==> flow/design.v <==
`timescale 1ns / 1ps
module complex_multiplier#(parameter INPUT_DATA_WIDTH = 16)
    (
        input  wire                                    i_clk,
        input  wire                                    i_rst,
        input  wire signed [INPUT_DATA_WIDTH-1:0]      i_real_h,
        input  wire signed [INPUT_DATA_WIDTH-1:0]      i_imag_h,
        input  wire signed [INPUT_DATA_WIDTH-1:0]      i_real_y,
        input  wire signed [INPUT_DATA_WIDTH-1:0]      i_imag_y,
        output reg  signed [INPUT_DATA_WIDTH*2:0]      o_real,
        output reg  signed [INPUT_DATA_WIDTH*2:0]      o_imag
    );
    reg signed [INPUT_DATA_WIDTH*2-1:0] ac;
    reg signed [INPUT_DATA_WIDTH*2-1:0] ad;
    reg signed [INPUT_DATA_WIDTH*2-1:0] cb;
    reg signed [INPUT_DATA_WIDTH*2-1:0] bd;
    always@(posedge i_clk) begin
        if(i_rst)begin
            o_real <= 0;
            o_imag <= 0;
            ac     <= 0;
            ad     <= 0;
            cb     <= 0;
            bd     <= 0;
        end         
        else begin
            ac <= i_real_h * i_real_y;
            ad <= i_real_h * i_imag_y;
            cb <= i_real_y * i_imag_h;
            bd <= i_imag_h * i_imag_y;
            o_real <= ac - bd;
            o_imag <= ad + cb;
        end
    end
endmodule
Settings: LEC_CHECK=0, ABC_AREA=1, CAP_MARGIN=5, CORE_MARGIN=2, CORE_UTILIZATION=72, CTS_CLUSTER_DIAMETER=270, CTS_CLUSTER_SIZE=42, HOLD_SLACK_MARGIN=-0.1, MAX_ROUTING_LAYER=met4, PLACE_DENSITY=0.64, SETUP_SLACK_MARGIN=0.76, SLEW_MARGIN=20; clock period 5.0 ns.
run.sh (not shown) runs the stock make flow with config.mk's settings and CLKGATE_MAP_FILE=.
The first run never finished: it broke off in 4_1_cts with DPL-0033.
Edit:
--- a/flow/config.mk
+++ b/flow/config.mk
@@ -8,2 +8 @@
-export ABC_AREA = 1
-export CAP_MARGIN = 5
+export CAP_MARGIN = 40
@@ -12,3 +10,0 @@
-export CTS_CLUSTER_DIAMETER = 270
-export CTS_CLUSTER_SIZE = 42
-export HOLD_SLACK_MARGIN = -0.1
@@ -16,2 +12,2 @@
-export PLACE_DENSITY = 0.64
-export SETUP_SLACK_MARGIN = 0.76
+export PLACE_DENSITY_LB_ADDON = 0.01
+export SETUP_SLACK_MARGIN = 1.74
==> flow/constraint.sdc (replaced) <==
create_clock -name core_clock -period 6.88 [get_ports {i_clk}]
set_input_delay 1.3760 -clock core_clock [delete_from_list [all_inputs] [get_ports {i_clk}]]
set_output_delay 1.3760 -clock core_clock [all_outputs]
set_load 0.01 [all_outputs]
After rerunning:
- The new run ended with an error in 5_1_grt on GRT-0232
- die size goes down by 9.8%
- synthesized cell count goes down by 29%
- synthesized area goes down by 9.9%
Edit:
--- a/flow/config.mk
+++ b/flow/config.mk
@@ -8 +8 @@
-export CAP_MARGIN = 40
+export CAP_MARGIN = 20
@@ -10,4 +10 @@
-export CORE_UTILIZATION = 72
-export MAX_ROUTING_LAYER = met4
-export PLACE_DENSITY_LB_ADDON = 0.01
-export SETUP_SLACK_MARGIN = 1.74
+export CORE_UTILIZATION = 40
==> flow/constraint.sdc (replaced) <==
create_clock -name core_clock -period 5.42 [get_ports {i_clk}]
set_input_delay 1.0840 -clock core_clock [delete_from_list [all_inputs] [get_ports {i_clk}]]
set_output_delay 1.0840 -clock core_clock [all_outputs]
set_load 0.01 [all_outputs]
After rerunning: Now the flow finished with negative setup slack left. Area after synthesis stays the same. Die area increases by 79%. Synthesized cell count does not change.
Edit:
--- a/flow/config.mk
+++ b/flow/config.mk
@@ -7,0 +8 @@
+export ABC_AREA = 1
@@ -10 +11,3 @@
-export CORE_UTILIZATION = 40
+export CORE_UTILIZATION = 69
+export CTS_CLUSTER_SIZE = 96
+export PLACE_DENSITY = 0.42
@@ -11,0 +15 @@
+export TNS_END_PERCENT = 15
==> flow/constraint.sdc (replaced) <==
create_clock -name core_clock -period 5.51 [get_ports {i_clk}]
set_input_delay 1.1020 -clock core_clock [delete_from_list [all_inputs] [get_ports {i_clk}]]
set_output_delay 1.1020 -clock core_clock [all_outputs]
set_load 0.01 [all_outputs]
Now the flow did not get past 5_1_grt on GRT-0116.
Die size fell by a quarter to a third.
Synthesized area climbs by roughly a tenth.
Synthesized cell count goes up by well over a third.
Edit:
--- a/flow/config.mk
+++ b/flow/config.mk
@@ -8 +7,0 @@
-export ABC_AREA = 1
@@ -11,3 +10,3 @@
-export CORE_UTILIZATION = 69
-export CTS_CLUSTER_SIZE = 96
-export PLACE_DENSITY = 0.42
+export CORE_UTILIZATION = 61
+export CTS_CLUSTER_DIAMETER = 336
+export CTS_CLUSTER_SIZE = 100
@@ -15 +13,0 @@
-export TNS_END_PERCENT = 15
==> flow/constraint.sdc (replaced) <==
create_clock -name core_clock -period 10.0 [get_ports {i_clk}]
set_input_delay 2.0000 -clock core_clock [delete_from_list [all_inputs] [get_ports {i_clk}]]
set_output_delay 2.0000 -clock core_clock [all_outputs]
set_load 0.01 [all_outputs]
The new run produced a clean layout; synthesized area falls by 9.9%; synthesized cell count fell by about 30%; die area came out higher by about 1.9%.
Edit:
--- a/flow/config.mk
+++ b/flow/config.mk
@@ -10,3 +10,4 @@
-export CORE_UTILIZATION = 61
-export CTS_CLUSTER_DIAMETER = 336
-export CTS_CLUSTER_SIZE = 100
+export CORE_UTILIZATION = 48
+export CTS_CLUSTER_DIAMETER = 228
+export GPL_TIMING_DRIVEN = 1
+export PLACE_DENSITY = 0.77
==> flow/constraint.sdc (replaced) <==
create_clock -name core_clock -period 12.1 [get_ports {i_clk}]
set_input_delay 2.4200 -clock core_clock [delete_from_list [all_inputs] [get_ports {i_clk}]]
set_output_delay 2.4200 -clock core_clock [all_outputs]
set_load 0.01 [all_outputs]
Clock-buffer cell count does not change.
Routed wire length rose slightly.
Via count rose slightly.
Design area barely changes.
Core utilization fell by 14 points.
Critical path depth rises by 3.
Flip-flop count is unchanged.

========
Setup of build 98:
// complex_multiplier: RTL as listed in full above, without the edits since
clock: 5.24 ns
lec_check: 0
cap_margin: 20
core_margin: 2
core_utilization: 72
cts_cluster_diameter: 269
cts_cluster_size: 93
place_density: 0.39
slew_margin: 20
tns_end_percent: 5
Build 98 completed end to end; final checks failed (setup timing).
The inputs of build 8 differ from those of build 98 as listed below.
--- a/flow/config.mk
+++ b/flow/config.mk
@@ -8 +8 @@
-export CAP_MARGIN = 20
+export CAP_MARGIN = 40
@@ -11,3 +11,2 @@
-export CTS_CLUSTER_DIAMETER = 269
-export CTS_CLUSTER_SIZE = 93
-export PLACE_DENSITY = 0.39
+export MAX_ROUTING_LAYER = met4
+export PLACE_DENSITY = 0.7
@@ -15 +13,0 @@
-export TNS_END_PERCENT = 5
==> flow/constraint.sdc <==
create_clock -name core_clock -period 6.88 [get_ports {i_clk}]
set_input_delay 1.3760 -clock core_clock [delete_from_list [all_inputs] [get_ports {i_clk}]]
set_output_delay 1.3760 -clock core_clock [all_outputs]
set_load 0.01 [all_outputs]
--- outcome ---
Completing all stages was not enough for build 8: its layout failed the final checks because of setup timing.
Of build 8 and build 98, it is build 8 that has the higher initial antenna violation count.
Iteration-0 DRC count of the detailed router delta (build 8 − build 98): favourable
Going from build 98 to build 8, the placed instance area was found to have gone down by 310 sq um.
Going from build 98 to build 8, cell area shrinks by about 0.6%.
Build 8 — sum of routed wire length over all layers 1.4% lower, build 98 as reference
Build 98 → build 8: highest fanout seen on the critical path increased 5; setup slack increased 1480 ps.
--- input diff build 8..build 46 ---
--- a/flow/config.mk
+++ b/flow/config.mk
@@ -8 +8 @@
-export CAP_MARGIN = 40
+export CAP_MARGIN = 20
@@ -10,3 +10 @@
-export CORE_UTILIZATION = 72
-export MAX_ROUTING_LAYER = met4
-export PLACE_DENSITY = 0.7
+export CORE_UTILIZATION = 42
==> flow/constraint.sdc <==
create_clock -name core_clock -period 9.0 [get_ports {i_clk}]
set_input_delay 1.8000 -clock core_clock [delete_from_list [all_inputs] [get_ports {i_clk}]]
set_output_delay 1.8000 -clock core_clock [all_outputs]
set_load 0.01 [all_outputs]
Notes after the runs:
Build 46 finished end to end and its layout was clean on timing, DRC and antenna. Per the comparison of build 46 with build 8, via count moved down; average cell area after synthesis level. Sequential share of layout area in build 46 vs build 8: up 0.94 points.
The inputs of build 51 differ from those of build 46 as listed below.
--- a/flow/config.mk
+++ b/flow/config.mk
@@ -10 +10,2 @@
-export CORE_UTILIZATION = 42
+export CORE_UTILIZATION = 65
+export MAX_ROUTING_LAYER = met4
==> flow/constraint.sdc <==
create_clock -name core_clock -period 6.89 [get_ports {i_clk}]
set_input_delay 1.3780 -clock core_clock [delete_from_list [all_inputs] [get_ports {i_clk}]]
set_output_delay 1.3780 -clock core_clock [all_outputs]
set_load 0.01 [all_outputs]
Findings:
- Although it ran to completion, build 51 produced a layout that fails the final checks because of setup timing.
- Build 51 ended up with met4 as its highest layer used for signal routing; build 46 ended up with met5.
- Reported for build 46 and build 51, flip-flop count turned out identical to the last digit.
- Of build 46 and build 51, the higher wire length on met1 belongs to build 46.
- Core box area ended up about 35% lower on build 51 than on build 46.
- Build 51 ends up with a count of clock buffers in the final design that is 1 higher than in build 46.
- The total vias in the final route of build 51 exceeds that of build 46 by about 13%.
- Going from build 46 to build 51, the highest net fanout along the worst path was found to have gone down by 12.

========
== oak ==
// complex_multiplier: RTL as listed in full above, without the edits since
make LEC_CHECK=0 ABC_AREA=1 CAP_MARGIN=0 CORE_MARGIN=2 CORE_UTILIZATION=72 CTS_CLUSTER_DIAMETER=248 CTS_CLUSTER_SIZE=96 PLACE_DENSITY=0.42 SETUP_SLACK_MARGIN=0.3 SLEW_MARGIN=20 TNS_END_PERCENT=15 finish   # period 5.51 ns
oak is listed as incomplete: the tool reported an error in 5_1_grt and the run ended there.
#### Input delta (pine over oak)
==> flow/config.mk <==
export PLATFORM = sky130hd
export DESIGN_NAME = complex_multiplier
export DESIGN_NICKNAME = complex_multiplier
export VERILOG_FILES = /design/flow/design.v
export SDC_FILE = /design/flow/constraint.sdc
export NUM_CORES = 4
export LEC_CHECK = 0
export CAP_MARGIN = 20
export CORE_MARGIN = 2
export CORE_UTILIZATION = 40
export SLEW_MARGIN = 20
==> flow/constraint.sdc <==
create_clock -name core_clock -period 10.0 [get_ports {i_clk}]
set_input_delay 2.0000 -clock core_clock [delete_from_list [all_inputs] [get_ports {i_clk}]]
set_output_delay 2.0000 -clock core_clock [all_outputs]
set_load 0.01 [all_outputs]
--- outcome ---
- pine went all the way through the flow, and no timing, DRC or antenna check failed.
- pine vs. oak: number of distinct library cells after synthesis now larger, die size now larger.
- Post-synthesis share of cell area spent on and, or, nand and nor gates was lower in the run labelled pine.
- The aoi/oai-family share of the synthesized area number comes out lower for oak vs pine.
- pine against oak; total cell area at the placement stage is down by more than 10%.
- The fraction of the core area occupied by cells at floorplan of pine is lower than that of oak.
- pine against oak; area of the core is up by more than half.
- oak → pine: worst setup slack before clock tree synthesis went up, yosys stat chip area went down, synthesized cell count went down.
### pine -> birch
diff --git a/flow/config.mk b/flow/config.mk
--- a/flow/config.mk
+++ b/flow/config.mk
@@ -7,5 +7,8 @@
 export LEC_CHECK = 0
 export CAP_MARGIN = 20
-export CORE_MARGIN = 2
-export CORE_UTILIZATION = 40
+export CORE_MARGIN = 10
+export CORE_UTILIZATION = 53
+export CTS_CLUSTER_DIAMETER = 336
+export CTS_CLUSTER_SIZE = 100
 export SLEW_MARGIN = 20
+export TNS_END_PERCENT = 5
==> comparison <==
Compared with pine, birch improves cell area.
Re post-synthesis cell area: no difference whatsoever between birch and pine.
The pin count of the biggest net entering global routing of birch is lower than that of pine.
Changes observed in birch relative to pine: final hold violation count stayed essentially flat; number of buffers other than clock buffers in the final layout rose by 4; clock-cell share of area stayed essentially flat.
Routed wire length: pine and birch compared, lower one is pine
Compared with pine, birch shows worst path setup slack after routing higher by 0.094 ns.
Via count of the first global-routing pass in birch is 625 above pine.
For maple, these inputs were changed with respect to birch:
diff --git a/flow/config.mk b/flow/config.mk
--- a/flow/config.mk
+++ b/flow/config.mk
@@ -7,8 +7,7 @@
 export LEC_CHECK = 0
 export CAP_MARGIN = 20
-export CORE_MARGIN = 10
-export CORE_UTILIZATION = 53
-export CTS_CLUSTER_DIAMETER = 336
-export CTS_CLUSTER_SIZE = 100
+export CORE_MARGIN = 2
+export CORE_UTILIZATION = 72
+export HOLD_SLACK_MARGIN = -0.08
+export MAX_ROUTING_LAYER = met4
 export SLEW_MARGIN = 20
-export TNS_END_PERCENT = 5
==> flow/constraint.sdc <==
create_clock -name core_clock -period 6.67 [get_ports {i_clk}]
set_input_delay 1.3340 -clock core_clock [delete_from_list [all_inputs] [get_ports {i_clk}]]
set_output_delay 1.3340 -clock core_clock [all_outputs]
set_load 0.01 [all_outputs]
Notes after the runs:
maple: ODB-0269 in 5_1_grt -> run aborted. Between birch and maple, the total CTS buffers figures differ only marginally. Diff birch -> maple: die area now sits lower; post-synthesis mux area share held steady; minimum setup slack after placement saw a decrease; starting density of the core rose by 20 points. maple vs. birch: die span in x went down by 18%. Going from birch to maple, the count of cells resized by post-cts repair was found to have gone up by 625. As far as yosys-reported design area after synthesis goes, maple and birch are indistinguishable; the numbers are identical.
